[design/flow/constraint.sdc]
create_clock -name core_clock -period 6.14 [get_ports {CLK_100MHz}]
set_input_delay 1.2280 -clock core_clock [delete_from_list [all_inputs] [get_ports {CLK_100MHz}]]
set_output_delay 1.2280 -clock core_clock [all_outputs]
set_load 0.01 [all_outputs]
[design/flow/config.mk]
export PLATFORM = sky130hd
export DESIGN_NAME = SIGNAL_GENERATOR_ANALYZER
export DESIGN_NICKNAME = SIGNAL_GENERATOR_ANALYZER
export VERILOG_FILES = /design/flow/design.v
export SDC_FILE = /design/flow/constraint.sdc
export NUM_CORES = 4
export LEC_CHECK = 0
export CAP_MARGIN = 20
export CORE_MARGIN = 2
export CORE_UTILIZATION = 70
export CTS_CLUSTER_SIZE = 34
export SLEW_MARGIN = 20
[design/flow/run.sh]
#!/bin/bash
# the make line also repeats each setting of config.mk as NAME=value (left out here)
make -C /OpenROAD-flow-scripts/flow DESIGN_CONFIG=/design/flow/config.mk WORK_HOME=/design/flow/orfs CLKGATE_MAP_FILE= finish
[design/flow/design.v]
module SIGNAL_GENERATOR_ANALYZER_ONE_WIRE
(
	input CLK_100MHz,
	input rst,
	input  	MUAFR_MISO_P,
	input  	MUAFR_MISO_N,
	input 	enable_generate,
	output logic [11: 0] test_cnt_1,
	output logic [11: 0] test_cnt_0
);
localparam ITERATION = 1004; 
logic [3: 0] prev_MUAFR_MISO_P;
logic [3: 0] prev_MUAFR_MISO_N;
always @(posedge CLK_100MHz)
begin
	if (rst)
	begin
		prev_MUAFR_MISO_P <= 4'h0;
		prev_MUAFR_MISO_N <= 4'h0;
	end else
	begin
	prev_MUAFR_MISO_P[3] <= prev_MUAFR_MISO_P[2];
	prev_MUAFR_MISO_P[2] <= prev_MUAFR_MISO_P[1];
	prev_MUAFR_MISO_P[1] <= prev_MUAFR_MISO_P[0];
	prev_MUAFR_MISO_P[0] <= MUAFR_MISO_P;
	prev_MUAFR_MISO_N[3] <= prev_MUAFR_MISO_N[2];
	prev_MUAFR_MISO_N[2] <= prev_MUAFR_MISO_N[1];
	prev_MUAFR_MISO_N[1] <= prev_MUAFR_MISO_N[0];
	prev_MUAFR_MISO_N[0] <= MUAFR_MISO_N;
	end
end
logic [15: 0] cnt_analyzer;
logic [11: 0] cnt_skew_P;
logic [11: 0] cnt_skew_N;
always @(posedge CLK_100MHz)
begin
	if (rst)
	begin
		cnt_skew_P <= 0;
		cnt_skew_N <= 0;
		cnt_analyzer <= 0;
		test_cnt_1 <= 0;
		test_cnt_0 <= 0;
	end else
	if (enable_generate == 0)
		begin
			if ((~prev_MUAFR_MISO_P[2] & MUAFR_MISO_P) | (prev_MUAFR_MISO_P[2] & ~MUAFR_MISO_P))
				cnt_skew_P <= cnt_skew_P + 1;
			if ((~prev_MUAFR_MISO_N[2] & MUAFR_MISO_N) | (prev_MUAFR_MISO_N[2] & ~MUAFR_MISO_N))
				cnt_skew_N <= cnt_skew_N + 1;
			if (cnt_analyzer == (ITERATION - 2))
			begin
				cnt_skew_N <= 0;
				cnt_skew_P <= 0;
				test_cnt_1 <= cnt_skew_P;
				test_cnt_0 <= cnt_skew_N;
			end
			if (cnt_analyzer == ITERATION)
				cnt_analyzer <= 0;
			else
				cnt_analyzer <= cnt_analyzer + 1;
		end else
		begin
			cnt_skew_P <= 0;
			cnt_skew_N <= 0;
			cnt_analyzer <= 0;
		end
end
endmodule
module SIGNAL_GENERATOR_ANALYZER
(
	input CLK_100MHz,
	input rst,
	output logic [15:0] MUAFR_MOSI_P,
	output [15:0] MUAFR_MOSI_N,
	input  logic [15:0] MUAFR_MISO_P,
	input  logic [15:0] MUAFR_MISO_N,
	input enable_generate,
	output logic [15:0] status_wire,
	output [15:0] status_gen
);
logic kz;
logic kz_P;
logic kz_N;
logic [15: 0] status_gen_P;
logic [15: 0] status_gen_N;
assign status_gen [15: 0] = status_gen_P [15: 0] & status_gen_N [15: 0];
assign kz = kz_N & kz_P;
localparam cnt_ETALON_GEN_min = 20;
localparam cnt_ETALON_GEN_max = 250;
assign MUAFR_MOSI_N [15: 0]  = ~ MUAFR_MOSI_P [15: 0];
localparam ITERATION = 102;
logic [2: 0] prev_flag_signal_P;
logic [7: 0] cnt_kz_signal_P;
logic [7: 0] cnt_kz_signal_N;
logic [15: 0] fail;
logic [3: 0] j;
logic flag_signal_P;
logic [9: 0] cnt_true_channel [15: 0];
logic [9: 0] cnt_status_true;
wire [8:0] test_cnt_1 [15: 0];
wire [8:0] test_cnt_0 [15: 0];
genvar i;
generate
	for (i = 0; i < 16; i = i + 1)
	begin : generator
		wire [11:0] full_cnt_1;
		wire [11:0] full_cnt_0;
		SIGNAL_GENERATOR_ANALYZER_ONE_WIRE signal_generator_analyzer_one_wire
		(
			.CLK_100MHz(CLK_100MHz),
			.rst(rst),
			.enable_generate(enable_generate),
			.MUAFR_MISO_P(MUAFR_MISO_P[i]),
			.MUAFR_MISO_N(MUAFR_MISO_N[i]),
			.test_cnt_1(full_cnt_1),
			.test_cnt_0(full_cnt_0)
		);
		assign test_cnt_1[i] = full_cnt_1[8:0];
		assign test_cnt_0[i] = full_cnt_0[8:0];
	always @(posedge CLK_100MHz)
	if (rst)
		status_gen_P [i] <= 0;
	else if (enable_generate == 0)
		if ((test_cnt_1 [i] > cnt_ETALON_GEN_min - 1) & (test_cnt_1 [i] < cnt_ETALON_GEN_max + 1))
			status_gen_P [i] <= 1;
		else
			status_gen_P [i] <= 0;
	always @(posedge CLK_100MHz)
	if (rst)
		status_gen_N [i] <= 0;
	else if (enable_generate == 0)
		if ((test_cnt_0 [i] > cnt_ETALON_GEN_min - 1) & (test_cnt_0 [i] < cnt_ETALON_GEN_max + 1))
			status_gen_N [i] <= 1;
		else
			status_gen_N [i] <= 0;
	end
endgenerate
integer k;
always @(posedge CLK_100MHz)
begin
	if (rst)
	begin
		MUAFR_MOSI_P <= 16'h0;
		prev_flag_signal_P <= 3'b0;
		cnt_kz_signal_P <= 0;
		cnt_kz_signal_N <= 0;
		kz_P <= 0;
		kz_N <= 0;
		fail <= 16'hFFFF;
		j <= 0;
		flag_signal_P <= 1;
		for (k = 0; k < 16; k = k + 1)
			cnt_true_channel [k] <= 0;
		cnt_status_true <= 0;
		status_wire <= 16'h0;
	end else
	if (enable_generate == 1)
	begin
		if (flag_signal_P == 1)		 
		begin
			if (prev_flag_signal_P [0] != flag_signal_P)
			begin
				MUAFR_MOSI_P [15: 0] <= 16'h0;
			end else
			begin
				MUAFR_MOSI_P [j] <= ((cnt_status_true  < (ITERATION - 6)) & (cnt_status_true >= 0)) ? 1 : 0;
			end
		end	else
		begin
			if (prev_flag_signal_P [0] != flag_signal_P)
			begin
				MUAFR_MOSI_P [15: 0] <= 16'hFFFF;
			end else
			begin
				MUAFR_MOSI_P [j] <= ((cnt_status_true  < (ITERATION - 6)) & (cnt_status_true >= 0)) ? 0 : 1;
			end
		end
		prev_flag_signal_P [2] <= prev_flag_signal_P [1];
		prev_flag_signal_P [1] <= prev_flag_signal_P [0];
		prev_flag_signal_P [0] <= flag_signal_P;
		if (cnt_status_true  == (ITERATION - 3))  
		begin
			j <= j + 1;
			cnt_status_true <= 0;
			if (j == 15)
				flag_signal_P <= flag_signal_P + 1;
			if (fail[j] == 0)
				status_wire [j] <= 1;
			else
				status_wire [j] <= 0;
		end else
			cnt_status_true <= cnt_status_true + 1;
		if ((cnt_status_true  == (ITERATION - 4)) & (flag_signal_P == 0))  
			if ((cnt_true_channel [j] > (ITERATION >> 1)) & (cnt_true_channel [j] < (ITERATION << 1)) & (kz == 1))
				fail[j] <= 0;
			else
				fail[j] <= 1;
		if ((cnt_status_true  > (ITERATION - 7)) & (flag_signal_P == 0))  
			if (cnt_kz_signal_P > (ITERATION - 15))
				kz_P <= 1;
			else
				kz_P <= 0;
		if ((cnt_status_true  > (ITERATION - 7)) & (flag_signal_P == 0))	 
			if (cnt_kz_signal_N > (ITERATION - 15))
				kz_N <= 1;
			else
				kz_N <= 0;
		if (cnt_status_true  == (ITERATION - 4))  
			cnt_true_channel [j] <= 0;
		else
			if ((MUAFR_MISO_P [j] == flag_signal_P) & (MUAFR_MISO_N [j] != flag_signal_P))
				cnt_true_channel [j] <= cnt_true_channel [j] + 1;
		if (cnt_status_true  == (ITERATION - 4))  
			cnt_kz_signal_P <= 0;
		else
			if (((MUAFR_MISO_P [0] == MUAFR_MISO_P [j]) + (MUAFR_MISO_P [1] == MUAFR_MISO_P [j]) + (MUAFR_MISO_P [2] == MUAFR_MISO_P [j]) + (MUAFR_MISO_P [3] == MUAFR_MISO_P [j]) + (MUAFR_MISO_P [4] == MUAFR_MISO_P [j]) + (MUAFR_MISO_P [5] == MUAFR_MISO_P [j]) + (MUAFR_MISO_P [6] == MUAFR_MISO_P [j]) + (MUAFR_MISO_P [7] == MUAFR_MISO_P [j]) + (MUAFR_MISO_P [8] == MUAFR_MISO_P [j]) + (MUAFR_MISO_P [9] == MUAFR_MISO_P [j]) + (MUAFR_MISO_P [10] == MUAFR_MISO_P [j]) + (MUAFR_MISO_P [11] == MUAFR_MISO_P [j]) + (MUAFR_MISO_P [12] == MUAFR_MISO_P [j]) + (MUAFR_MISO_P [13] == MUAFR_MISO_P [j])) == 1)
				cnt_kz_signal_P <= cnt_kz_signal_P + 1;
		if (cnt_status_true  == (ITERATION - 3)) 
			cnt_kz_signal_N <= 0;
		else
			if (((MUAFR_MISO_N [0] == MUAFR_MISO_N [j]) + (MUAFR_MISO_N [1] == MUAFR_MISO_N [j]) + (MUAFR_MISO_N [2] == MUAFR_MISO_N [j]) + (MUAFR_MISO_N [3] == MUAFR_MISO_N [j]) + (MUAFR_MISO_N [4] == MUAFR_MISO_N [j]) + (MUAFR_MISO_N [5] == MUAFR_MISO_N [j]) + (MUAFR_MISO_N [6] == MUAFR_MISO_N [j]) + (MUAFR_MISO_N [7] == MUAFR_MISO_N [j]) + (MUAFR_MISO_N [8] == MUAFR_MISO_N [j]) + (MUAFR_MISO_N [9] == MUAFR_MISO_N [j]) + (MUAFR_MISO_N [10] == MUAFR_MISO_N [j]) + (MUAFR_MISO_N [11] == MUAFR_MISO_N [j]) + (MUAFR_MISO_N [12] == MUAFR_MISO_N [j]) + (MUAFR_MISO_N [13] == MUAFR_MISO_N [j])) > 13)
				cnt_kz_signal_N <= cnt_kz_signal_N + 1;
		end else
		begin
			j <= 0;
			cnt_true_channel [j] <= 0;
			cnt_status_true <= 0;
			flag_signal_P <= 0;
			MUAFR_MOSI_P <= 16'h0;
		end
end
endmodule
==> flow_metrics.env, run 1 <==
# source this file to load flow results
export IMPL_cp_slowest_cell="mux4_2"
export IMPL_cp_depth=18
export IMPL_slew_headroom_pct=22.3
export IMPL_flop_cell="dfxtp_1"
export IMPL_cp_start_kind="input pin"
export IMPL_final_cells=6492
export IMPL_grt_max_degree=212
export IMPL_worst_pin_slew_ns=1.16
export IMPL_common_cells="1059 x nor2_1, 1046 x dfxtp_1, 485 x nand2_1"
export IMPL_total_power_mw=16.4
export IMPL_avgSynthCellArea_sq_um=9.53
export IMPL_cp_endpoint="cnt_kz_signal_P[7]"
export IMPL_warnings=71
export IMPL_hpwl_mm=73.1
export IMPL_sw_frac_of_total_pct=22.0
export IMPL_synth_distinct_cells=74
export IMPL_regToRegStartpoint="j[0]"
export IMPL_met2_usage_pct=47.9
export IMPL_path_delay_family="adder cells"
export IMPL_final_net_count=5597
export IMPL_mux_area_share_pct=8.35
export IMPL_cts_tree="built"
export IMPL_clk_latency_ns=0.68
export IMPL_yosys_warnings=2
export IMPL_antenna_found_initial=1
export IMPL_crit_fanout=6
export IMPL_setup_viol_count_final=0
export IMPL_grt_pass1_wl_mm=180
export IMPL_setup_ws_ns=0.109
export IMPL_path_cells="clkdlybuf4s50_1 > mux4_2 > mux4_2 > xnor2_1 > ha_1 > inv_1 > fa_1 > fa_1 > inv_1 > fa_1 > ha_1 > inv_1 > fa_2 > nand4b_1 > a2bb2oi_2 > nor4bb_2 > xnor2_1 > nor2_1"
export IMPL_drtPass1Iterations=6
export IMPL_min_path_type="reg2reg"
export IMPL_root_buffer="clkbuf_16"
export IMPL_power_density_nw_per_um2=287
export IMPL_hold_viol=0
export IMPL_ff2ff_path_depth=17
export IMPL_htreeDepth=3
export IMPL_ys_cells=5344
export IMPL_area_leaders="dfxtp_1 41%, edfxtp_1 9.4%, nor2_1 7.8%"
export IMPL_yosys_area_share_simple_pct=21.8
export IMPL_overflow=0
export IMPL_routabilityCongestion=0.883
export IMPL_cap_violations=0
export IMPL_intPower_mw=12.8
export IMPL_postCtsSetupRepairBufs=0
export IMPL_fp_dieW_microns=274
export IMPL_die_y_microns=274
export IMPL_drc=0
export IMPL_powerComb_uw=971
export IMPL_final_min_clock_period_ns=6.03
export IMPL_p_sw_mw=3.60
export IMPL_ys_sh_adder_pct=3.08
export IMPL_ctsLongestPathBuffers=3
export IMPL_most_common_cell="nor2_1"
export IMPL_ys_flops=1206
export IMPL_clkPwrFrac_pct=44.3
export IMPL_grt_pass1_vias=35700
export IMPL_period_used_pct=98.2
export IMPL_top_area_cell="dfxtp_1"
export IMPL_drt_iter0_markers=3163
export IMPL_peakVddDrop_v=0.000262
export IMPL_edf_count=160
export IMPL_ys_area_sq_um=50900
export IMPL_fp_coreArea_sq_um=71700
export IMPL_cts_clk_slew_worst_paths_ns=0.06
export IMPL_ant_nets=0
export IMPL_crit_required_ns=6.69
export IMPL_syn_area_sq_um=50900
export IMPL_dp_slack_ns=-0.761
export IMPL_synth_xor_xnor_area_share_pct=9.18
export IMPL_fin_worst_skew_ns=0.0223
export IMPL_clock_sinks=1206
export IMPL_grt_busiest_layer="met2"
export IMPL_placedCellCount=6275
export IMPL_pwr_share_seq_pct=49.8
export IMPL_max_freq_ghz=0.166
export IMPL_routed_wl_mm=111
export IMPL_fin_util_pct=79.6
export IMPL_power_leader="registers"
export IMPL_portBuffers=98
export IMPL_grt_use_met3_pct=4.68
export IMPL_r2r_end="cnt_kz_signal_P[7]"
export IMPL_power_clock_mw=7.26
export IMPL_hold_depth=1
export IMPL_ios=99
export IMPL_rsz0062_at_grt="true"
export IMPL_path_buffers=4
export IMPL_antenna_cells=0
export IMPL_path_class="in2reg"
export IMPL_critPathCaptureType="flip-flop"
export IMPL_synth_nets=5494
export IMPL_outcome="complete, no violations"
export IMPL_initial_core_util_pct=71.0
export IMPL_cp_arrival_ns=6.58
export IMPL_reg2reg_slack_ns=0.34
export IMPL_use_met1_pct=40.4
export IMPL_areaGrowthSynthToFinish_pct=12.1
export IMPL_power_frac_comb_pct=5.9
export IMPL_report_final_slew_viol_count=0
export IMPL_cts_hold_buf=0
export IMPL_aoi_share_pct=4.78
export IMPL_p_leak_nw=19.8
export IMPL_syn_inst=5344
export IMPL_critPathLaunch="MUAFR_MISO_P[10]"
export IMPL_vias=37600
export IMPL_critPathMaxStageDelay_ns=0.56
export IMPL_wl_per_cell_microns=17.1
export IMPL_die_area_sq_um=74900
export IMPL_p_seq_mw=8.16
export IMPL_cts_buffers=117
export IMPL_synth_top_area_share_pct=41.1
export IMPL_synth_async_reset_ratio_pct=0
export IMPL_ys_seq_share_pct=50.5
export IMPL_grtUsageTotal_pct=29.3
export IMPL_top_logic_kind="simple AND/OR/NAND/NOR gates"
export IMPL_post_drt_via_cell_ratio=5.79
export IMPL_core_rowCount=98
[stage by stage]
stage | hold WS (ns) | setup TNS [ns] | instance area, sq um
final | 0.435 | 0 | 57100
after global routing | 0.448 | -0.102 | 57100
after CTS | 0.436 | 0 | 57000
after detailed placement | 0.421 | -8.60 | 53100
after global placement | 0.416 | -7.76 | 53000
after floorplan | 0.414 | 0 | 51000
[layout make-up]
| type | instances | area [sq um] |
|---|---|---|
| Inverter | 98 | 368 |
| Multi-Input combinational cell | 3847 | 24300 |
| Tap cell | 950 | 1190 |
| Timing Repair Buffer | 177 | 1630 |
| Clock inverter | 43 | 490 |
| Clock buffer | 171 | 3440 |
| Fill cell | 4767 | 14600 |
| Sequential cell | 1206 | 25700 |
[routing by layer]
metal	part of all wire, %	vias to the layer above
met5	0	-
met3	6.7	191
met4	2.4	0
li1	-	18400
met1	44	17900
met2	47	1111
[timing repair]
action | 4_1_cts | 5_1_grt
pin swaps | 1 | 1
resized | 4 | 12
setup endpoints to repair | 3 | 10
==> inputs of run 2 (changes only) <==
- ABC_AREA: not set -> 1
- CELL_PAD_IN_SITES_DETAIL_PLACEMENT: not set -> 0
- CORE_UTILIZATION: 70 -> 72
- CTS_CLUSTER_DIAMETER: not set -> 394
- CTS_CLUSTER_SIZE: 34 -> 20
- GPL_TIMING_DRIVEN: not set -> 1
- HOLD_SLACK_MARGIN: not set -> -0.05
- MAX_ROUTING_LAYER: not set -> met4
- PLACE_DENSITY_LB_ADDON: not set -> 0.21
- SETUP_SLACK_MARGIN: not set -> 1.27
- clock period: 6.14 -> 4.81 ns (I/O delays scaled with it)
==> flow_metrics.env, run 2 <==
# source this file to load flow results
export IMPL_cts_tree="built"
export IMPL_cp_depth=26
export IMPL_cap_violations=0
export IMPL_crit_fanout=4
export IMPL_initial_core_util_pct=72.9
export IMPL_power_frac_comb_pct=8.7
export IMPL_final_area_sq_um=56900
export IMPL_fp_coreArea_sq_um=71700
export IMPL_cts_clk_slew_worst_paths_ns=0.09
export IMPL_die_y_microns=273
export IMPL_common_cells="1056 x inv_1, 1046 x dfxtp_1, 829 x nor2_1"
export IMPL_setup_ws_ns=-0.262
export IMPL_grt_pass1_wl_mm=192
export IMPL_ctsLongestPathBuffers=3
export IMPL_hpwl_mm=80.8
export IMPL_critPathCaptureType="flip-flop"
export IMPL_hold_depth=2
export IMPL_cpMostUsedCell="fa_1"
export IMPL_synth_distinct_cells=49
export IMPL_routabilityCongestion=0.930
export IMPL_drtPass1Iterations=6
export IMPL_cp_start_kind="input pin"
export IMPL_overflow=0
export IMPL_antenna_cells=0
export IMPL_areaGrowthSynthToFinish_pct=8.90
export IMPL_yosys_warnings=2
export IMPL_power_clock_mw=5.97
export IMPL_power_leader="registers"
export IMPL_critPathMaxStageDelay_ns=0.51
export IMPL_clkPwrFrac_pct=33.2
export IMPL_warnings=71
export IMPL_synth_async_reset_ratio_pct=0
export IMPL_most_common_cell="inv_1"
export IMPL_final_net_count=6957
export IMPL_cp_slowest_cell="fa_1"
export IMPL_max_freq_ghz=0.197
export IMPL_root_buffer="clkbuf_16"
export IMPL_slew_headroom_pct=18.8
export IMPL_outcome="finished with violations"
export IMPL_post_drt_via_cell_ratio=5.66
export IMPL_fill_cells=5004
export IMPL_layout_failed_checks="negative setup slack"
export IMPL_drt_iter0_markers=3745
export IMPL_report_final_slew_viol_count=0
export IMPL_pwr_share_seq_pct=58.1
export IMPL_fin_util_pct=79.4
export IMPL_core_rowCount=98
export IMPL_crit_required_ns=5.38
export IMPL_setup_viol_count_final=5
export IMPL_power_density_nw_per_um2=315
export IMPL_p_sw_mw=4.28
export IMPL_fin_worst_skew_ns=0.0297
export IMPL_path_delay_family="adder cells"
export IMPL_syn_area_sq_um=52300
export IMPL_wl_per_cell_microns=15.2
export IMPL_grtUsageTotal_pct=31.9
export IMPL_use_met1_pct=40.9
export IMPL_avgSynthCellArea_sq_um=7.78
export IMPL_p_leak_nw=20.5
export IMPL_sw_frac_of_total_pct=23.8
export IMPL_drc=0
export IMPL_path_buffers=7
export IMPL_rsz0062_at_grt="true"
export IMPL_vias=44000
export IMPL_cp_arrival_ns=5.64
export IMPL_synth_xor_xnor_area_share_pct=2.08
export IMPL_r2r_end="cnt_kz_signal_P[3]"
export IMPL_grt_pass1_vias=40800
export IMPL_synth_top_area_share_pct=40.0
export IMPL_clock_sinks=1206
export IMPL_grt_use_met3_pct=4.44
export IMPL_ios=99
export IMPL_fin_hold_ws_ns=0.403
export IMPL_ys_sh_adder_pct=2.92
export IMPL_min_path_type="reg2reg"
export IMPL_hold_viol=0
export IMPL_htreeDepth=3
export IMPL_grt_max_degree=219
export IMPL_powerComb_mw=1.56
export IMPL_ff2ff_path_depth=28
export IMPL_reg2reg_slack_ns=-0.23
export IMPL_aoi_share_pct=14.8
export IMPL_ys_area_sq_um=52300
export IMPL_worst_pin_slew_ns=1.21
export IMPL_antenna_found_initial=2
export IMPL_fp_dieW_microns=273
export IMPL_path_class="in2reg"
export IMPL_critPathLaunch="MUAFR_MISO_P[15]"
export IMPL_intPower_mw=13.7
export IMPL_edf_count=160
export IMPL_met2_usage_pct=52.9
export IMPL_peakVddDrop_v=0.000292
export IMPL_grt_busiest_layer="met2"
export IMPL_regToRegStartpoint="j[0]"
export IMPL_cts_buffers=70
export IMPL_cts_hold_buf=0
export IMPL_clk_latency_ns=0.65
export IMPL_ant_nets=0
export IMPL_place_area_sq_um=54700
export IMPL_cp_endpoint="cnt_kz_signal_P[3]"
export IMPL_ys_cells=6717
export IMPL_die_area_sq_um=74800
export IMPL_ys_seq_share_pct=49.2
export IMPL_area_leaders="dfxtp_1 40%, edfxtp_1 9.2%, inv_1 7.6%"
export IMPL_top_logic_kind="simple AND/OR/NAND/NOR gates"
export IMPL_synth_nets=6867
export IMPL_yosys_area_share_simple_pct=21.6
export IMPL_mux_area_share_pct=0
export IMPL_portBuffers=98
export IMPL_routed_wl_mm=118
export IMPL_flop_cell="dfxtp_1"
export IMPL_ys_flops=1206
export IMPL_period_used_pct=105
export IMPL_p_seq_mw=10.4
export IMPL_final_min_clock_period_ns=5.07
export IMPL_syn_inst=6717
export IMPL_top_area_cell="dfxtp_1"
==> run 2: routing by layer <==
metal,wire [microns],share of wire (%)
met5,0,0
met4,3360,2.8
met3,8540,7.2
met2,55500,47
met1,50700,43
==> run 2: layout make-up <==
cell class / count / area, sq um / area share (%)
sequential: 1206 / 25700 / 45.2
multi-input combinational: 4233 / 22000 / 38.6
inverter: 1068 / 4120 / 7.23
timing repair buffer: 226 / 2000 / 3.51
clock buffer: 84 / 1850 / 3.24
tap: 950 / 1190 / 2.09
clock inverter: 5 / 58.8 / 0.103
timing repair inverter: 2 / 10.0 / 0.0176
==> run 2: what timing repair did <==
| action | in CTS | in global routing |
|---|---|---|
| setup endpoints to repair | 208 | 127 |
| gates resized | 93 | 27 |
| pin swaps | 52 | 36 |
| gates cloned | 0 | 2 |
| buffers inserted | 12 | 4 |
==> run 2: stage by stage <==
step                      power (mW)  setup slack (ns)  setup TNS, ns  cells
after floorplan                 11.5            -0.391          -1.22   6717
after global placement          11.9             -1.13         -11.53   7666
after detailed placement        12.0             -1.19         -12.66   7666
after CTS                       17.9            -0.260         -0.907   7767
after global routing            18.6            -0.465          -3.00   7774
final                           18.0            -0.262         -0.852   7774
==> inputs of run 3 (changes only) <==
- CTS_CLUSTER_DIAMETER: 394 -> 26
- HOLD_SLACK_MARGIN: -0.05 -> -0.04
==> flow_metrics.env, run 3 <==
# source this file to load flow results
export IMPL_mux_area_share_pct=0
export IMPL_ys_sh_adder_pct=2.92
export IMPL_rsz0062_at_grt="true"
export IMPL_post_drt_via_cell_ratio=5.94
export IMPL_reg2reg_slack_ns=-0.31
export IMPL_hpwl_mm=80.8
export IMPL_grt_pass1_wl_mm=229
export IMPL_fin_worst_skew_ns=0.0297
export IMPL_clk_latency_ns=0.80
export IMPL_top_area_cell="dfxtp_1"
export IMPL_cp_start_kind="input pin"
export IMPL_yosys_area_share_simple_pct=21.6
export IMPL_syn_area_sq_um=52300
export IMPL_root_buffer="clkbuf_16"
export IMPL_power_leader="clock"
export IMPL_cp_endpoint="cnt_kz_signal_P[7]"
export IMPL_grt_pass1_vias=47500
export IMPL_core_rowCount=98
export IMPL_r2r_end="cnt_kz_signal_P[7]"
export IMPL_common_cells="1056 x inv_1, 1046 x dfxtp_1, 829 x nor2_1"
export IMPL_ff2ff_path_depth=28
export IMPL_aoi_share_pct=14.8
export IMPL_areaGrowthSynthToFinish_pct=21.2
export IMPL_cts_clk_slew_worst_paths_ns=0.05
export IMPL_sw_frac_of_total_pct=23.0
export IMPL_cap_violations=0
export IMPL_drc=0
export IMPL_ctsLongestPathBuffers=3
export IMPL_period_used_pct=107
export IMPL_crit_fanout=4
export IMPL_hold_viol=0
export IMPL_drtPass1Iterations=13
export IMPL_synth_distinct_cells=49
export IMPL_wl_per_cell_microns=17.8
export IMPL_regArea_sq_um=25700
export IMPL_ys_cells=6717
export IMPL_die_y_microns=273
export IMPL_flop_cell="dfxtp_1"
export IMPL_top_logic_kind="simple AND/OR/NAND/NOR gates"
export IMPL_ys_seq_share_pct=49.2
export IMPL_crit_required_ns=5.47
export IMPL_edf_count=160
export IMPL_power_clock_mw=16.8
export IMPL_pwr_share_seq_pct=36.3
export IMPL_synth_nets=6867
export IMPL_grt_max_degree=219
export IMPL_initial_core_util_pct=72.9
export IMPL_path_class="in2reg"
export IMPL_portBuffers=98
export IMPL_ys_area_sq_um=52300
export IMPL_grtUsageTotal_pct=38.5
export IMPL_fin_util_pct=88.3
export IMPL_p_sw_mw=6.65
export IMPL_critPathCaptureType="flip-flop"
export IMPL_vias=48300
export IMPL_routed_wl_mm=145
export IMPL_final_area_sq_um=63300
export IMPL_fill_cells=3426
export IMPL_drt_iter0_markers=5078
export IMPL_yosys_warnings=2
export IMPL_hold_depth=2
export IMPL_cts_tree="built"
export IMPL_cp_depth=28
export IMPL_critPathMaxStageDelay_ns=0.52
export IMPL_power_frac_comb_pct=5.5
export IMPL_cp_slowest_cell="fa_1"
export IMPL_critPathLaunch="MUAFR_MISO_P[14]"
export IMPL_comb_area_sq_um=22000
export IMPL_regToRegStartpoint="j[0]"
export IMPL_max_freq_ghz=0.195
export IMPL_synth_top_area_share_pct=40.0
export IMPL_p_seq_mw=10.5
export IMPL_area_leaders="dfxtp_1 40%, edfxtp_1 9.2%, inv_1 7.6%"
export IMPL_cpMostUsedCell="fa_1"
export IMPL_ios=99
export IMPL_path_buffers=5
export IMPL_fp_dieW_microns=273
export IMPL_worst_pin_slew_ns=1.15
export IMPL_peakVddDrop_v=0.000436
export IMPL_cp_arrival_ns=5.79
export IMPL_power_density_nw_per_um2=457
export IMPL_synth_xor_xnor_area_share_pct=2.08
export IMPL_routabilityCongestion=0.930
export IMPL_cts_buffers=234
export IMPL_layout_failed_checks="negative setup slack"
export IMPL_intPower_mw=22.3
export IMPL_p_leak_nw=23.6
export IMPL_report_final_slew_viol_count=0
export IMPL_cts_hold_buf=0
export IMPL_total_power_mw=28.9
export IMPL_overflow=0
export IMPL_final_net_count=7117
export IMPL_setup_viol_count_final=6
export IMPL_place_area_sq_um=54700
export IMPL_htreeDepth=4
export IMPL_die_area_sq_um=74800
export IMPL_min_path_type="reg2reg"
export IMPL_outcome="finished with violations"
export IMPL_final_min_clock_period_ns=5.13
export IMPL_warnings=72
export IMPL_clkPwrFrac_pct=58.2
export IMPL_ys_flops=1206
export IMPL_clock_sinks=1206
export IMPL_slew_headroom_pct=23.0
export IMPL_ant_nets=0
export IMPL_syn_inst=6717
export IMPL_fp_coreArea_sq_um=71700
export IMPL_setup_ws_ns=-0.325
export IMPL_path_delay_family="adder cells"
export IMPL_synth_async_reset_ratio_pct=0
export IMPL_powerComb_mw=1.60
export IMPL_antenna_found_initial=4
export IMPL_avgSynthCellArea_sq_um=7.78
export IMPL_most_common_cell="inv_1"
run 3: layout make-up:
cell class,instances,area share [%]
antenna,3,0.0119
clock buffer,306,10.3
clock inverter,134,2.82
inverter,1068,6.50
multi-input combinational,4233,34.7
sequential,1206,40.6
tap,950,1.88
timing repair buffer,223,3.17
timing repair inverter,1,0.00790
run 3: metrics by stage:
| step | TNS, ns | cells | setup WS (ns) | hold slack [ns] |
|---|---|---|---|---|
| after global placement | -11.53 | 7666 | -1.13 | 0.388 |
| after detailed placement | -12.66 | 7666 | -1.19 | 0.394 |
| after floorplan | -1.22 | 6717 | -0.391 | 0.388 |
| final | -1.58 | 8124 | -0.325 | 0.397 |
| after global routing | -3.59 | 8123 | -0.555 | 0.409 |
| after CTS | -1.14 | 8115 | -0.248 | 0.399 |
run 3: per-layer routing:
metal  vias to the layer above  wire length [microns]  track usage (%)
li1                      22600                      -                -
met1                     22400                  53800             42.4
met2                      2571                  70400             65.2
met3                       662                  13400             8.94
met4                         0                   7140             19.3
met5                         -                      0                -
run 3: timing repair:
| action | in CTS | in global routing |
|---|---|---|
| resized | 51 | 36 |
| setup endpoints to repair | 217 | 140 |
| setup buffers | 9 | 4 |
| pin swaps | 38 | 28 |
| hold endpoints to repair | 0 | 0 |
| cloned | 0 | 1 |
==> inputs of run 4 (changes only) <==
- ABC_AREA: 1 -> 0
- CELL_PAD_IN_SITES_DETAIL_PLACEMENT: 0 -> 2
- CELL_PAD_IN_SITES_GLOBAL_PLACEMENT: not set -> 3
- CORE_MARGIN: 2 -> 5
- CORE_UTILIZATION: 72 -> 17
- CTS_CLUSTER_DIAMETER: 26 -> 74
- CTS_CLUSTER_SIZE: 20 -> 32
- GPL_TIMING_DRIVEN: 1 -> 0
- HOLD_SLACK_MARGIN: -0.04 -> 0.08
- MAX_ROUTING_LAYER: met4 -> not set
- MIN_ROUTING_LAYER: not set -> met2
- SETUP_SLACK_MARGIN: 1.27 -> 1.15
- clock period: 4.81 -> 7.09 ns (I/O delays scaled with it)
==> flow_metrics.env, run 4 <==
# source this file to load flow results
export IMPL_period_used_pct=83.4
export IMPL_clkPwrFrac_pct=47.0
export IMPL_antenna_found_initial=1
export IMPL_initial_core_util_pct=17.0
export IMPL_grt_max_degree=22
export IMPL_p_leak_nw=20.0
export IMPL_cp_start_kind="input pin"
export IMPL_fill_cells=33600
export IMPL_min_path_type="reg2reg"
export IMPL_r2r_end="cnt_kz_signal_P[7]"
export IMPL_cts_clk_slew_worst_paths_ns=0.08
export IMPL_crit_required_ns=7.77
export IMPL_grtUsageTotal_pct=16.8
export IMPL_flop_cell="dfxtp_1"
export IMPL_cp_slowest_cell="mux4_2"
export IMPL_critPathLaunch="MUAFR_MISO_P[14]"
export IMPL_fin_worst_skew_ns=0.0697
export IMPL_powerComb_uw=968
export IMPL_area_leaders="dfxtp_1 41%, edfxtp_1 9.4%, nor2_1 7.8%"
export IMPL_p_sw_mw=4.08
export IMPL_warnings=72
export IMPL_wl_per_cell_microns=18.5
export IMPL_power_frac_comb_pct=6.4
export IMPL_ys_flops=1206
export IMPL_avgSynthCellArea_sq_um=9.53
export IMPL_final_net_count=5725
export IMPL_hold_viol=0
export IMPL_ant_nets=0
export IMPL_top_logic_kind="simple AND/OR/NAND/NOR gates"
export IMPL_setup_viol_count_final=0
export IMPL_overflow=0
export IMPL_portBuffers=96
export IMPL_rsz0062_at_grt="true"
export IMPL_die_y_microns=557
export IMPL_worst_pin_slew_ns=1.02
export IMPL_path_cells="buf_4 > mux4_2 > mux4_2 > buf_8 > xnor2_2 > ha_1 > inv_2 > fa_1 > fa_1 > inv_1 > fa_1 > ha_2 > inv_2 > fa_2 > nand4b_1 > a2bb2oi_4 > nor4bb_4 > xnor2_1 > nor2_1"
export IMPL_drt_iter0_markers=3538
export IMPL_reg2reg_slack_ns=1.26
export IMPL_critPathCaptureType="flip-flop"
export IMPL_intPower_mw=11.0
export IMPL_ff2ff_path_depth=19
export IMPL_root_buffer="clkbuf_16"
export IMPL_drc=0
export IMPL_cts_tree="built"
export IMPL_power_clock_mw=7.11
export IMPL_setup_ws_ns=1.18
export IMPL_hold_depth=1
export IMPL_most_common_cell="nor2_1"
export IMPL_comb_area_sq_um=24200
export IMPL_synth_xor_xnor_area_share_pct=9.18
export IMPL_dp_slack_ns=-0.701
export IMPL_htreeDepth=3
export IMPL_regArea_sq_um=25700
export IMPL_regToRegStartpoint="j[0]"
export IMPL_cp_arrival_ns=6.59
export IMPL_crit_fanout=6
export IMPL_path_buffers=5
export IMPL_power_density_nw_per_um2=246
export IMPL_clock_sinks=1206
export IMPL_slew_headroom_pct=30.0
export IMPL_path_class="in2reg"
export IMPL_peakVddDrop_v=0.000206
export IMPL_cp_endpoint="cnt_kz_signal_P[7]"
export IMPL_fp_coreArea_sq_um=299000
export IMPL_common_cells="1059 x nor2_1, 1046 x dfxtp_1, 485 x nand2_1"
export IMPL_syn_inst=5344
export IMPL_ys_sh_adder_pct=3.08
export IMPL_ys_area_sq_um=50900
export IMPL_edf_count=160
export IMPL_sw_frac_of_total_pct=27.0
export IMPL_drtPass1Iterations=5
export IMPL_power_leader="clock"
export IMPL_synth_nets=5494
export IMPL_ctsLongestPathBuffers=3
export IMPL_core_rowCount=201
export IMPL_yosys_warnings=2
export IMPL_grt_pass1_vias=62000
export IMPL_synth_async_reset_ratio_pct=0
export IMPL_hpwl_mm=127
export IMPL_ios=99
export IMPL_die_area_sq_um=311000
export IMPL_cp_depth=19
export IMPL_grt_pass1_wl_mm=267
export IMPL_aoi_share_pct=4.78
export IMPL_max_freq_ghz=0.169
export IMPL_p_seq_mw=7.05
export IMPL_ys_cells=5344
export IMPL_clk_latency_ns=0.80
export IMPL_cap_violations=0
export IMPL_fp_dieW_microns=557
export IMPL_path_delay_family="adder cells"
export IMPL_final_min_clock_period_ns=5.91
export IMPL_report_final_slew_viol_count=0
export IMPL_cpMostUsedCell="fa_1"
export IMPL_synth_top_area_share_pct=41.1
export IMPL_areaGrowthSynthToFinish_pct=20.7
export IMPL_syn_area_sq_um=50900
export IMPL_vias=51800
export IMPL_post_drt_via_cell_ratio=5.37
export IMPL_synth_distinct_cells=74
export IMPL_pwr_share_seq_pct=46.6
export IMPL_top_area_cell="dfxtp_1"
export IMPL_ys_seq_share_pct=50.5
export IMPL_cts_buffers=115
export IMPL_yosys_area_share_simple_pct=21.8
export IMPL_fin_hold_ws_ns=0.438
export IMPL_routed_wl_mm=178
export IMPL_mux_area_share_pct=8.35
export IMPL_critPathMaxStageDelay_ns=0.58
export IMPL_outcome="complete, no violations"
export IMPL_routabilityCongestion=0.785
-- run 4: final cells by class --
| class | count | area share (%) |
|---|---|---|
| multi-input cells | 3847 | 39.4 |
| clock buffers | 132 | 4.98 |
| flip-flops and latches | 1206 | 41.9 |
| diodes | 11 | 0.0448 |
| plain buffers | 193 | 1.39 |
| clock inverters | 84 | 1.82 |
| well taps | 3958 | 8.06 |
| repair buffers | 114 | 1.81 |
| inverters | 98 | 0.599 |
-- run 4: through the flow --
step | utilization, % | power [mW] | area [sq um] | TNS (ns) | cells
finish | 20.6 | 15.1 | 61500 | 0 | 9643
global route | 20.5 | 15.8 | 61400 | 0 | 9632
CTS | 20.5 | 15.4 | 61400 | 0 | 9629
detailed placement | 19.1 | 8.11 | 57200 | -8.69 | 9406
global placement | 19.0 | 8.10 | 56900 | -8.30 | 9398
floorplan | - | 7.74 | 51000 | 0 | 5344
-- run 4: per-layer routing --
| layer | vias up | share of wire [%] | global-route usage (%) |
|---|---|---|---|
| li1 | 18500 | - | - |
| met1 | 18600 | 0 | - |
| met2 | 14300 | 54 | 20.5 |
| met3 | 388 | 43 | 23.3 |
| met4 | 4 | 2.9 | 1.73 |
| met5 | - | 0.13 | 0.895 |
-- run 4: what timing repair did --
action                     CTS  global route
hold buffers                 0             0
pin swaps                   10             9
setup buffers                7             2
setup endpoints to repair   16            16
resized                    151            45
==> inputs of run 5 (changes only) <==
- ABC_AREA: 0 -> not set
- CELL_PAD_IN_SITES_DETAIL_PLACEMENT: 2 -> not set
- CELL_PAD_IN_SITES_GLOBAL_PLACEMENT: 3 -> not set
- CORE_MARGIN: 5 -> 2
- CORE_UTILIZATION: 17 -> 62
- CTS_CLUSTER_DIAMETER: 74 -> not set
- CTS_CLUSTER_SIZE: 32 -> not set
- GPL_TIMING_DRIVEN: 0 -> not set
- HOLD_SLACK_MARGIN: 0.08 -> not set
- MIN_ROUTING_LAYER: met2 -> not set
- PLACE_DENSITY: not set -> 0.41
- PLACE_DENSITY_LB_ADDON: 0.21 -> not set
- SETUP_SLACK_MARGIN: 1.15 -> not set
- clock period: 7.09 -> 5.22 ns (I/O delays scaled with it)
==> flow_metrics.env, run 5 <==
# source this file to load flow results
export IMPL_outcome="finished with violations"
export IMPL_layout_failed_checks="negative setup slack"
export IMPL_ys_flops=1206
export IMPL_rsz0062_at_grt="true"
export IMPL_die_y_microns=291
export IMPL_ff2ff_path_depth=17
export IMPL_top_area_cell="dfxtp_1"
export IMPL_ys_sh_adder_pct=3.08
export IMPL_worst_pin_slew_ns=1.05
export IMPL_reg2reg_slack_ns=-0.21
export IMPL_crit_required_ns=5.82
export IMPL_core_rowCount=105
export IMPL_power_clock_mw=8.88
export IMPL_fp_dieW_microns=291
export IMPL_cts_hold_buf=0
export IMPL_synth_nets=5494
export IMPL_pwr_share_seq_pct=48.7
export IMPL_overflow=0
export IMPL_syn_inst=5344
export IMPL_hold_viol=0
export IMPL_hpwl_mm=72.9
export IMPL_root_buffer="clkbuf_16"
export IMPL_aoi_share_pct=4.78
export IMPL_ant_nets=0
export IMPL_avgSynthCellArea_sq_um=9.53
export IMPL_clkPwrFrac_pct=45.1
export IMPL_cp_slowest_cell="mux4_2"
export IMPL_critPathMaxStageDelay_ns=0.55
export IMPL_post_drt_via_cell_ratio=5.53
export IMPL_r2r_end="cnt_kz_signal_P[3]"
export IMPL_sw_frac_of_total_pct=22.0
export IMPL_period_used_pct=105
export IMPL_p_sw_mw=4.34
export IMPL_cap_violations=0
export IMPL_routed_wl_mm=109
export IMPL_most_common_cell="nor2_1"
export IMPL_grt_pass1_vias=35200
export IMPL_path_buffers=5
export IMPL_portBuffers=98
export IMPL_drc=0
export IMPL_final_net_count=5623
export IMPL_antenna_found_initial=2
export IMPL_cts_buffers=120
export IMPL_critPathLaunch="MUAFR_MISO_P[0]"
export IMPL_cp_arrival_ns=6.10
export IMPL_path_cells="clkdlybuf4s15_1 > mux4_2 > mux4_2 > xnor2_2 > ha_1 > inv_2 > fa_1 > fa_1 > inv_2 > fa_1 > ha_2 > inv_2 > fa_2 > nand4b_1 > a2bb2oi_2 > buf_4 > or3_1 > a21oi_1"
export IMPL_path_delay_family="adder cells"
export IMPL_grt_max_degree=95
export IMPL_ys_seq_share_pct=50.5
export IMPL_warnings=71
export IMPL_report_final_slew_viol_count=0
export IMPL_synth_top_area_share_pct=41.1
export IMPL_grt_pass1_wl_mm=180
export IMPL_drtPass1Iterations=5
export IMPL_grtUsageTotal_pct=25.5
export IMPL_yosys_area_share_simple_pct=21.8
export IMPL_powerComb_mw=1.23
export IMPL_placedCellCount=6415
export IMPL_synth_async_reset_ratio_pct=0
export IMPL_cp_start_kind="input pin"
export IMPL_max_freq_ghz=0.182
export IMPL_synth_distinct_cells=74
export IMPL_htreeDepth=3
export IMPL_min_path_type="reg2reg"
export IMPL_common_cells="1059 x nor2_1, 1046 x dfxtp_1, 485 x nand2_1"
export IMPL_cp_depth=18
export IMPL_regToRegStartpoint="j[0]"
export IMPL_power_density_nw_per_um2=341
export IMPL_wl_per_cell_microns=16.4
export IMPL_crit_fanout=4
export IMPL_mux_area_share_pct=8.35
export IMPL_drt_iter0_markers=2246
export IMPL_peakVddDrop_v=0.000294
export IMPL_cts_clk_slew_worst_paths_ns=0.06
export IMPL_p_seq_mw=9.59
export IMPL_flop_cell="dfxtp_1"
export IMPL_area_leaders="dfxtp_1 41%, edfxtp_1 9.4%, nor2_1 7.8%"
export IMPL_p_leak_nw=20.1
export IMPL_setup_ws_ns=-0.272
export IMPL_routabilityCongestion=0.860
export IMPL_power_frac_comb_pct=6.2
export IMPL_critPathCaptureType="flip-flop"
export IMPL_clock_sinks=1206
export IMPL_total_power_mw=19.7
export IMPL_setup_viol_count_final=11
export IMPL_ys_area_sq_um=50900
export IMPL_final_cells=6640
export IMPL_ys_cells=5344
export IMPL_fp_coreArea_sq_um=81700
export IMPL_fin_worst_skew_ns=0.0236
export IMPL_die_area_sq_um=84500
export IMPL_hold_depth=1
export IMPL_intPower_mw=15.4
export IMPL_cp_endpoint="cnt_kz_signal_P[3]"
export IMPL_ctsLongestPathBuffers=3
export IMPL_finalSetupTns_ns=-1.59
export IMPL_edf_count=160
export IMPL_clk_latency_ns=0.68
export IMPL_yosys_warnings=2
export IMPL_areaGrowthSynthToFinish_pct=13.3
export IMPL_fin_util_pct=70.6
export IMPL_syn_area_sq_um=50900
export IMPL_fill_cells=6345
export IMPL_top_logic_kind="simple AND/OR/NAND/NOR gates"
export IMPL_synth_xor_xnor_area_share_pct=9.18
export IMPL_power_leader="registers"
export IMPL_vias=36700
export IMPL_path_class="in2reg"
export IMPL_slew_headroom_pct=29.9
export IMPL_final_min_clock_period_ns=5.49
export IMPL_ios=99
export IMPL_initial_core_util_pct=62.3
export IMPL_cts_tree="built"
-- run 5: per-layer routing --
layer / track usage, % / share of wire (%) / wire [microns]
met1: 36.6 / 48 / 52100
met2: 40.8 / 45 / 48800
met3: 4.21 / 5.5 / 5990
met4: 5.45 / 1.6 / 1690
met5: 0 / 0.019 / 21
-- run 5: area by class of cell --
type	count	area, sq um	area share [%]
clock buffer	165	3490	6.04
timing repair buffer	200	1790	3.10
inverter	98	368	0.638
sequential	1206	25800	44.6
clock inverter	52	632	1.10
antenna	2	5.00	0.00868
multi-input combinational	3847	24300	42.2
tap	1070	1340	2.32
-- run 5: repair_timing --
action | in CTS | in global routing
endpoints found under the setup margin | 16 | 16
resized | 71 | 10
setup buffers | 6 | 0
pin swaps | 25 | 20
-- run 5: stage by stage --
| step | worst slack [ns] | hold slack [ns] | area, sq um |
|---|---|---|---|
| 2_1_floorplan | -0.583 | 0.414 | 51000 |
| 4_1_cts | -0.296 | 0.435 | 57600 |
| 3_3_place_gp | -1.23 | 0.416 | 53400 |
| 6_report | -0.272 | 0.432 | 57700 |
| 3_5_place_dp | -1.25 | 0.420 | 53400 |
| 5_1_grt | -0.401 | 0.452 | 57700 |
==> inputs of run 6 (changes only) <==
- CAP_MARGIN: 20 -> 10
- CELL_PAD_IN_SITES_DETAIL_PLACEMENT: not set -> 1
- CELL_PAD_IN_SITES_GLOBAL_PLACEMENT: not set -> 3
- CORE_UTILIZATION: 62 -> 25
- CTS_CLUSTER_DIAMETER: not set -> 153
- GPL_TIMING_DRIVEN: not set -> 0
- PLACE_DENSITY: 0.41 -> not set
- PLACE_DENSITY_LB_ADDON: not set -> 0.08
- SETUP_SLACK_MARGIN: not set -> 0.61
- clock period: 5.22 -> 5.54 ns (I/O delays scaled with it)
==> flow_metrics.env, run 6 <==
# source this file to load flow results
export IMPL_yosys_warnings=2
export IMPL_final_cells=8422
export IMPL_ant_nets=0
export IMPL_routabilityCongestion=0.739
export IMPL_overflow=0
export IMPL_initial_core_util_pct=25.2
export IMPL_portBuffers=96
export IMPL_ys_sh_adder_pct=3.08
export IMPL_routed_wl_mm=157
export IMPL_placedCellCount=8118
export IMPL_cp_endpoint="cnt_kz_signal_P[3]"
export IMPL_ys_flops=1206
export IMPL_htreeDepth=4
export IMPL_reg2reg_slack_ns=-0.04
export IMPL_fp_coreArea_sq_um=202000
export IMPL_crit_required_ns=6.26
export IMPL_cts_hold_buf=0
export IMPL_power_frac_comb_pct=6.1
export IMPL_slew_headroom_pct=19.2
export IMPL_rsz0062_at_grt="true"
export IMPL_hold_viol=0
export IMPL_aoi_share_pct=4.78
export IMPL_total_power_mw=20.5
export IMPL_power_clock_mw=10.2
export IMPL_flop_cell="dfxtp_1"
export IMPL_grtUsageTotal_pct=15.3
export IMPL_peakVddDrop_v=0.000327
export IMPL_final_min_clock_period_ns=5.64
export IMPL_cts_clk_slew_worst_paths_ns=0.06
export IMPL_cp_depth=19
export IMPL_path_cells="clkdlybuf4s15_2 > mux4_2 > mux4_2 > buf_8 > xnor2_1 > ha_1 > inv_2 > fa_1 > fa_1 > inv_1 > fa_1 > ha_2 > inv_2 > fa_2 > nand4b_1 > a2bb2oi_4 > buf_6 > or3_1 > a21oi_2"
export IMPL_outcome="finished with violations"
export IMPL_mux_area_share_pct=8.35
export IMPL_drt_iter0_markers=1443
export IMPL_core_rowCount=165
export IMPL_clk_latency_ns=0.78
export IMPL_p_sw_mw=4.94
export IMPL_report_final_slew_viol_count=0
export IMPL_drtPass1Iterations=6
export IMPL_hpwl_mm=113
export IMPL_drc=0
export IMPL_r2r_end="cnt_kz_signal_P[3]"
export IMPL_path_delay_family="adder cells"
export IMPL_die_y_microns=455
export IMPL_intPower_mw=15.5
export IMPL_yosys_area_share_simple_pct=21.8
export IMPL_cpMostUsedCell="fa_1"
export IMPL_grt_max_degree=17
export IMPL_path_class="in2reg"
export IMPL_fill_cells=23000
export IMPL_syn_inst=5344
export IMPL_crit_fanout=5
export IMPL_pwr_share_seq_pct=44.1
export IMPL_clkPwrFrac_pct=49.8
export IMPL_vias=38000
export IMPL_grt_pass1_wl_mm=244
export IMPL_power_density_nw_per_um2=337
export IMPL_setup_ws_ns=-0.0979
export IMPL_comb_area_sq_um=24200
export IMPL_sw_frac_of_total_pct=24.1
export IMPL_max_freq_ghz=0.177
export IMPL_period_used_pct=102
export IMPL_synth_nets=5494
export IMPL_cp_slowest_cell="fa_2"
export IMPL_area_leaders="dfxtp_1 41%, edfxtp_1 9.4%, nor2_1 7.8%"
export IMPL_cp_start_kind="input pin"
export IMPL_worst_pin_slew_ns=1.21
export IMPL_fp_dieW_microns=455
export IMPL_critPathCaptureType="flip-flop"
export IMPL_cap_violations=0
export IMPL_root_buffer="clkbuf_16"
export IMPL_setup_viol_count_final=7
export IMPL_avgSynthCellArea_sq_um=9.53
export IMPL_top_area_cell="dfxtp_1"
export IMPL_regArea_sq_um=25800
export IMPL_areaGrowthSynthToFinish_pct=19.5
export IMPL_grt_pass1_vias=39500
export IMPL_clock_sinks=1206
export IMPL_power_leader="clock"
export IMPL_antenna_found_initial=13
export IMPL_regToRegStartpoint="j[0]"
export IMPL_wl_per_cell_microns=18.7
export IMPL_top_logic_kind="simple AND/OR/NAND/NOR gates"
export IMPL_synth_xor_xnor_area_share_pct=9.18
export IMPL_most_common_cell="nor2_1"
export IMPL_powerComb_mw=1.25
export IMPL_path_buffers=6
export IMPL_synth_distinct_cells=74
export IMPL_synth_async_reset_ratio_pct=0
export IMPL_critPathLaunch="MUAFR_MISO_P[8]"
export IMPL_ff2ff_path_depth=19
export IMPL_final_net_count=5767
export IMPL_ctsLongestPathBuffers=3
export IMPL_fin_util_pct=30.1
export IMPL_ios=99
export IMPL_cp_arrival_ns=6.36
export IMPL_fin_worst_skew_ns=0.0278
export IMPL_p_leak_nw=20.5
export IMPL_final_area_sq_um=60800
export IMPL_layout_failed_checks="negative setup slack"
export IMPL_common_cells="1059 x nor2_1, 1046 x dfxtp_1, 485 x nand2_1"
export IMPL_min_path_type="reg2reg"
export IMPL_warnings=70
export IMPL_ys_seq_share_pct=50.5
export IMPL_edf_count=160
export IMPL_syn_area_sq_um=50900
export IMPL_post_drt_via_cell_ratio=4.51
export IMPL_hold_depth=1
export IMPL_critPathMaxStageDelay_ns=0.51
export IMPL_cts_tree="built"
export IMPL_cts_buffers=154
export IMPL_ys_cells=5344
export IMPL_place_area_sq_um=55500
export IMPL_p_seq_mw=9.04
export IMPL_synth_top_area_share_pct=41.1
export IMPL_die_area_sq_um=207000
export IMPL_ys_area_sq_um=50900
run 6: per-stage QoR:
stage                     hold WS (ns)  setup WS [ns]  TNS [ns]
final                            0.427        -0.0979    -0.387
after global routing             0.441         -0.208     -2.33
after CTS                        0.426        -0.0498    -0.173
after detailed placement         0.424          -1.74    -28.04
after global placement           0.416          -1.72   -477.68
after floorplan                  0.414         -0.327     -2.14
run 6: repair_timing:
item                                    CTS  global route
buffers inserted                         12             3
hold endpoints to repair                  0             0
pin swaps                                 8             6
endpoints found under the setup margin   16            16
resized                                 158            11
run 6: final cells by class:
class / instances / area share, %
inverter: 98 / 0.605
tap: 2672 / 5.50
timing repair buffer: 117 / 1.87
buffer: 193 / 1.43
antenna: 4 / 0.0165
sequential: 1206 / 42.3
clock inverter: 53 / 0.835
multi-input combinational: 3847 / 39.8
clock buffer: 232 / 7.62
run 6: metal layers:
metal	share of wire [%]	vias up	track usage (%)	wire length [microns]
li1	-	18800	-	-
met1	48	18600	20.5	75600
met2	46	407	25.0	72900
met3	3.0	212	2.51	4720
met4	2.7	0	4.55	4210
met5	0	-	0	0
==> inputs of run 7 (changes only) <==
- ABC_AREA: not set -> 0
- CAP_MARGIN: 10 -> 20
- CELL_PAD_IN_SITES_DETAIL_PLACEMENT: 1 -> 0
- CORE_UTILIZATION: 25 -> 19
- CTS_CLUSTER_DIAMETER: 153 -> 52
- CTS_CLUSTER_SIZE: not set -> 79
- GPL_TIMING_DRIVEN: 0 -> 1
- HOLD_SLACK_MARGIN: not set -> 0.08
- PLACE_DENSITY_LB_ADDON: 0.08 -> 0.21
- SETUP_SLACK_MARGIN: 0.61 -> 1.15
- clock period: 5.54 -> 7.38 ns (I/O delays scaled with it)
==> flow_metrics.env, run 7 <==
# source this file to load flow results
export IMPL_ys_seq_share_pct=50.5
export IMPL_path_class="in2reg"
export IMPL_power_density_nw_per_um2=274
export IMPL_path_buffers=2
export IMPL_cp_start_kind="input pin"
export IMPL_cts_clk_slew_worst_paths_ns=0.07
export IMPL_overflow=0
export IMPL_setup_viol_count_final=0
export IMPL_aoi_share_pct=4.78
export IMPL_routabilityCongestion=0.723
export IMPL_power_clock_mw=9.81
export IMPL_yosys_warnings=2
export IMPL_min_path_type="reg2reg"
export IMPL_post_drt_via_cell_ratio=3.98
export IMPL_report_final_slew_viol_count=0
export IMPL_clock_sinks=1206
export IMPL_cp_endpoint="cnt_kz_signal_N[2]"
export IMPL_die_area_sq_um=272000
export IMPL_syn_inst=5344
export IMPL_outcome="complete, no violations"
export IMPL_cts_buffers=198
export IMPL_antenna_found_initial=14
export IMPL_met2_usage_pct=18.2
export IMPL_ctsLongestPathBuffers=3
export IMPL_flop_cell="dfxtp_1"
export IMPL_syn_area_sq_um=50900
export IMPL_final_min_clock_period_ns=6.04
export IMPL_yosys_area_share_simple_pct=21.8
export IMPL_grtUsageTotal_pct=11.0
export IMPL_drt_iter0_markers=1605
export IMPL_areaGrowthSynthToFinish_pct=24.9
export IMPL_ys_flops=1206
export IMPL_grt_busiest_layer="met2"
export IMPL_synth_async_reset_ratio_pct=0
export IMPL_wl_per_cell_microns=16.2
export IMPL_grt_max_degree=100
export IMPL_synth_distinct_cells=74
export IMPL_hold_viol=0
export IMPL_fin_hold_ws_ns=0.410
export IMPL_worst_pin_slew_ns=1.11
export IMPL_cpMostUsedCell="fa_1"
export IMPL_finalSetupTns_ns=0
export IMPL_power_leader="clock"
export IMPL_period_used_pct=81.9
export IMPL_warnings=68
export IMPL_intPower_mw=13.1
export IMPL_clk_latency_ns=0.83
export IMPL_pwr_share_seq_pct=38.9
export IMPL_routed_wl_mm=151
export IMPL_grt_pass1_wl_mm=232
export IMPL_top_area_cell="dfxtp_1"
export IMPL_fin_worst_skew_ns=0.0378
export IMPL_grt_use_met3_pct=2.00
export IMPL_path_delay_family="adder cells"
export IMPL_critPathMaxStageDelay_ns=0.64
export IMPL_ys_cells=5344
export IMPL_cts_tree="built"
export IMPL_core_rowCount=190
export IMPL_clkPwrFrac_pct=56.2
export IMPL_critPathLaunch="MUAFR_MISO_N[5]"
export IMPL_dp_slack_ns=0.311
export IMPL_crit_fanout=5
export IMPL_powerComb_uw=846
export IMPL_total_power_mw=17.4
export IMPL_regToRegStartpoint="j[0]"
export IMPL_ys_sh_adder_pct=3.08
export IMPL_avgSynthCellArea_sq_um=9.53
export IMPL_initial_core_util_pct=19.1
export IMPL_max_freq_ghz=0.165
export IMPL_drtPass1Iterations=5
export IMPL_ant_nets=0
export IMPL_p_sw_mw=4.31
export IMPL_cts_hold_buf=0
export IMPL_reg2reg_slack_ns=1.57
export IMPL_slew_headroom_pct=26.1
export IMPL_most_common_cell="nor2_1"
export IMPL_cp_arrival_ns=6.81
export IMPL_portBuffers=98
export IMPL_area_leaders="dfxtp_1 41%, edfxtp_1 9.4%, nor2_1 7.8%"
export IMPL_top_logic_kind="simple AND/OR/NAND/NOR gates"
export IMPL_fp_dieW_microns=522
export IMPL_p_seq_mw=6.79
export IMPL_hpwl_mm=102
export IMPL_peakVddDrop_v=0.000196
export IMPL_synth_nets=5494
export IMPL_final_net_count=5691
export IMPL_vias=36900
export IMPL_synth_top_area_share_pct=41.1
export IMPL_root_buffer="clkbuf_16"
export IMPL_drc=0
export IMPL_grt_pass1_vias=37100
export IMPL_common_cells="1059 x nor2_1, 1046 x dfxtp_1, 485 x nand2_1"
export IMPL_ff2ff_path_depth=17
export IMPL_fill_cells=28900
export IMPL_rsz0062_at_grt="false"
export IMPL_sw_frac_of_total_pct=24.7
export IMPL_synth_xor_xnor_area_share_pct=9.18
export IMPL_htreeDepth=4
export IMPL_mux_area_share_pct=8.35
export IMPL_setup_ws_ns=1.34
export IMPL_edf_count=160
export IMPL_ys_area_sq_um=50900
export IMPL_power_frac_comb_pct=4.9
export IMPL_fp_coreArea_sq_um=267000
export IMPL_use_met1_pct=14.4
export IMPL_ios=99
export IMPL_die_y_microns=522
export IMPL_r2r_end="cnt_kz_signal_P[7]"
export IMPL_p_leak_nw=21.4
export IMPL_hold_depth=1
export IMPL_cp_slowest_cell="clkdlybuf4s50_1"
export IMPL_cap_violations=0
export IMPL_path_cells="clkdlybuf4s50_1 > mux4_2 > a22oi_2 > nand2_1 > xnor2_1 > ha_1 > inv_1 > fa_1 > fa_1 > fa_1 > nand2b_1 > fa_1 > xor2_1 > or4_4 > a2111oi_2 > a221o_1"
export IMPL_crit_required_ns=8.15
export IMPL_cp_depth=16
export IMPL_critPathCaptureType="flip-flop"
run 7: stage by stage:
step | instance area, sq um | cells | utilization (%)
floorplan | 51000 | 5344 | -
global placement | 56400 | 8889 | 21.1
detailed placement | 56400 | 8889 | 21.1
CTS | 63400 | 9264 | 23.7
global route | 63600 | 9269 | 23.8
finish | 63600 | 9271 | 23.8
run 7: layout make-up:
class	instances	area, sq um	area share, %
flip-flops and latches	1206	25700	40.5
clock buffers	225	5300	8.34
repair buffers	190	1720	2.71
clock inverters	150	1770	2.78
inverters	98	368	0.578
well taps	3552	4440	6.99
diodes	3	7.51	0.0118
multi-input cells	3847	24200	38.1
run 7: per-layer routing:
metal / vias up / wire length, microns
li1: 18700 / -
met1: 17500 / 71600
met2: 480 / 70100
met3: 260 / 5200
met4: 2 / 3710
met5: - / 13
run 7: timing repair:
action	in CTS	in global routing
setup endpoints to repair	0	11
endpoints found under the hold margin	0	0
gates resized	0	29
buffers inserted	0	4
==> inputs of run 8 (changes only) <==
- ABC_AREA: 0 -> 1
- CAP_MARGIN: 20 -> 30
- CELL_PAD_IN_SITES_DETAIL_PLACEMENT: 0 -> not set
- CELL_PAD_IN_SITES_GLOBAL_PLACEMENT: 3 -> not set
- CORE_UTILIZATION: 19 -> 72
- CTS_CLUSTER_DIAMETER: 52 -> 396
- CTS_CLUSTER_SIZE: 79 -> 13
- GPL_TIMING_DRIVEN: 1 -> not set
- HOLD_SLACK_MARGIN: 0.08 -> -0.09
- PLACE_DENSITY_LB_ADDON: 0.21 -> 0.25
- SETUP_SLACK_MARGIN: 1.15 -> 1.16
- clock period: 7.38 -> 4.62 ns (I/O delays scaled with it)
==> flow_metrics.env, run 8 <==
# source this file to load flow results
export IMPL_critPathCaptureType="flip-flop"
export IMPL_ys_cells=6717
export IMPL_routed_wl_met3_mm=8.85
export IMPL_final_min_clock_period_ns=4.99
export IMPL_synth_xor_xnor_area_share_pct=2.08
export IMPL_ys_sh_adder_pct=2.92
export IMPL_critPathMaxStageDelay_ns=0.50
export IMPL_hold_viol=0
export IMPL_ff2ff_path_depth=27
export IMPL_cp_endpoint="cnt_kz_signal_P[7]"
export IMPL_mux_area_share_pct=0
export IMPL_fp_dieW_microns=273
export IMPL_core_rowCount=98
export IMPL_avgSynthCellArea_sq_um=7.78
export IMPL_drt_iter0_markers=3661
export IMPL_syn_inst=6717
export IMPL_grtUsageTotal_pct=31.9
export IMPL_hpwl_mm=80.7
export IMPL_portBuffers=98
export IMPL_cts_tree="built"
export IMPL_setup_ws_ns=-0.375
export IMPL_synth_nets=6867
export IMPL_synth_top_area_share_pct=40.0
export IMPL_path_buffers=4
export IMPL_peakVddDrop_v=0.000351
export IMPL_ys_area_sq_um=52300
export IMPL_p_seq_mw=10.9
export IMPL_met2_length_mm=58.1
export IMPL_min_path_type="reg2reg"
export IMPL_post_drt_via_cell_ratio=5.67
export IMPL_htreeDepth=3
export IMPL_rsz0062_at_grt="true"
export IMPL_area_leaders="dfxtp_1 40%, edfxtp_1 9.2%, inv_1 7.6%"
export IMPL_intPower_mw=15.5
export IMPL_flop_cell="dfxtp_1"
export IMPL_clkPwrFrac_pct=38.3
export IMPL_crit_fanout=5
export IMPL_drc=0
export IMPL_top_logic_kind="simple AND/OR/NAND/NOR gates"
export IMPL_layout_failed_checks="negative setup slack"
export IMPL_fin_worst_skew_ns=0.0166
export IMPL_power_frac_comb_pct=7.7
export IMPL_crit_required_ns=5.17
export IMPL_hold_depth=2
export IMPL_max_freq_ghz=0.200
export IMPL_wl_met1_mm=50.0
export IMPL_drtPass1Iterations=6
export IMPL_antenna_cells=0
export IMPL_synth_distinct_cells=49
export IMPL_fill_cells=4746
export IMPL_pwr_share_seq_pct=54.1
export IMPL_path_class="reg2reg"
export IMPL_areaGrowthSynthToFinish_pct=11.1
export IMPL_synth_async_reset_ratio_pct=0
export IMPL_aoi_share_pct=14.8
export IMPL_top_area_cell="dfxtp_1"
export IMPL_total_power_mw=20.1
export IMPL_cp_depth=27
export IMPL_reg2reg_slack_ns=-0.37
export IMPL_grt_max_degree=239
export IMPL_cp_arrival_ns=5.54
export IMPL_critPathLaunch="j[0]"
export IMPL_power_leader="registers"
export IMPL_syn_area_sq_um=52300
export IMPL_cap_violations=0
export IMPL_regToRegStartpoint="j[0]"
export IMPL_outcome="finished with violations"
export IMPL_die_y_microns=273
export IMPL_warnings=71
export IMPL_final_cells=7828
export IMPL_clk_latency_ns=0.66
export IMPL_ctsLongestPathBuffers=3
export IMPL_top_layer_used="met4"
export IMPL_vias=44400
export IMPL_most_common_cell="inv_1"
export IMPL_powerComb_mw=1.54
export IMPL_ys_flops=1206
export IMPL_worst_pin_slew_ns=1.00
export IMPL_setup_viol_count_final=14
export IMPL_overflow=0
export IMPL_yosys_area_share_simple_pct=21.6
export IMPL_comb_area_sq_um=22000
export IMPL_report_final_slew_viol_count=0
export IMPL_root_buffer="clkbuf_16"
export IMPL_ys_seq_share_pct=49.2
export IMPL_ant_nets=0
export IMPL_initial_core_util_pct=72.9
export IMPL_antenna_found_initial=1
export IMPL_cts_buffers=102
export IMPL_routed_wl_mm=121
export IMPL_power_clock_mw=7.69
export IMPL_r2r_end="cnt_kz_signal_P[7]"
export IMPL_cts_clk_slew_worst_paths_ns=0.06
export IMPL_placedCellCount=7670
export IMPL_routabilityCongestion=0.961
export IMPL_clock_sinks=1206
export IMPL_ios=99
export IMPL_fp_coreArea_sq_um=71700
export IMPL_p_leak_nw=21.1
export IMPL_yosys_warnings=2
export IMPL_edf_count=160
export IMPL_grt_pass1_vias=42200
export IMPL_period_used_pct=108
export IMPL_final_net_count=7003
export IMPL_wl_per_cell_microns=15.5
export IMPL_cts_hold_buf=0
export IMPL_cpMostUsedCell="fa_1"
export IMPL_cp_start_kind="flip-flop"
export IMPL_power_density_nw_per_um2=346
export IMPL_regArea_sq_um=25700
export IMPL_path_delay_family="adder cells"
export IMPL_sw_frac_of_total_pct=23.1
export IMPL_grt_pass1_wl_mm=198
export IMPL_p_sw_mw=4.65
export IMPL_cp_slowest_cell="fa_1"
export IMPL_common_cells="1056 x inv_1, 1046 x dfxtp_1, 829 x nor2_1"
export IMPL_die_area_sq_um=74800
export IMPL_slew_headroom_pct=33.3
## run 8: final cells by class
class / instances / area share (%)
repair buffers: 242 / 3.89
clock buffers: 125 / 4.69
well taps: 950 / 2.05
flip-flops and latches: 1206 / 44.3
clock inverters: 4 / 0.0668
multi-input cells: 4233 / 37.9
inverters: 1068 / 7.09
## run 8: stage by stage
step           setup TNS (ns)  setup slack (ns)  util [%]  hold slack, ns  area [sq um]
3_3_place_gp           -14.30             -1.32      76.2           0.389         54700
5_1_grt                 -6.95            -0.681      81.0           0.410         58100
6_report                -3.09            -0.375      81.0           0.401         58100
2_1_floorplan           -3.29            -0.543         -           0.388         52500
3_5_place_dp           -14.88             -1.35      76.3           0.394         54700
4_1_cts                 -1.75            -0.313      80.5           0.403         57700
## run 8: repair_timing
item | in CTS | in global routing
setup endpoints to repair | 44 | 225
pin swaps | 34 | 39
cloned | 2 | 1
resized | 78 | 58
setup buffers | 13 | 5
## run 8: layer usage
| metal | global-route usage, % | vias to the layer above |
|---|---|---|
| li1 | - | 22200 |
| met3 | 5.19 | 311 |
| met1 | 40.3 | 20500 |
| met2 | 55.0 | 1400 |
| met5 | 0 | - |
| met4 | 11.7 | 0 |
No activity file was given, so power comes from the tool's default toggle rates.
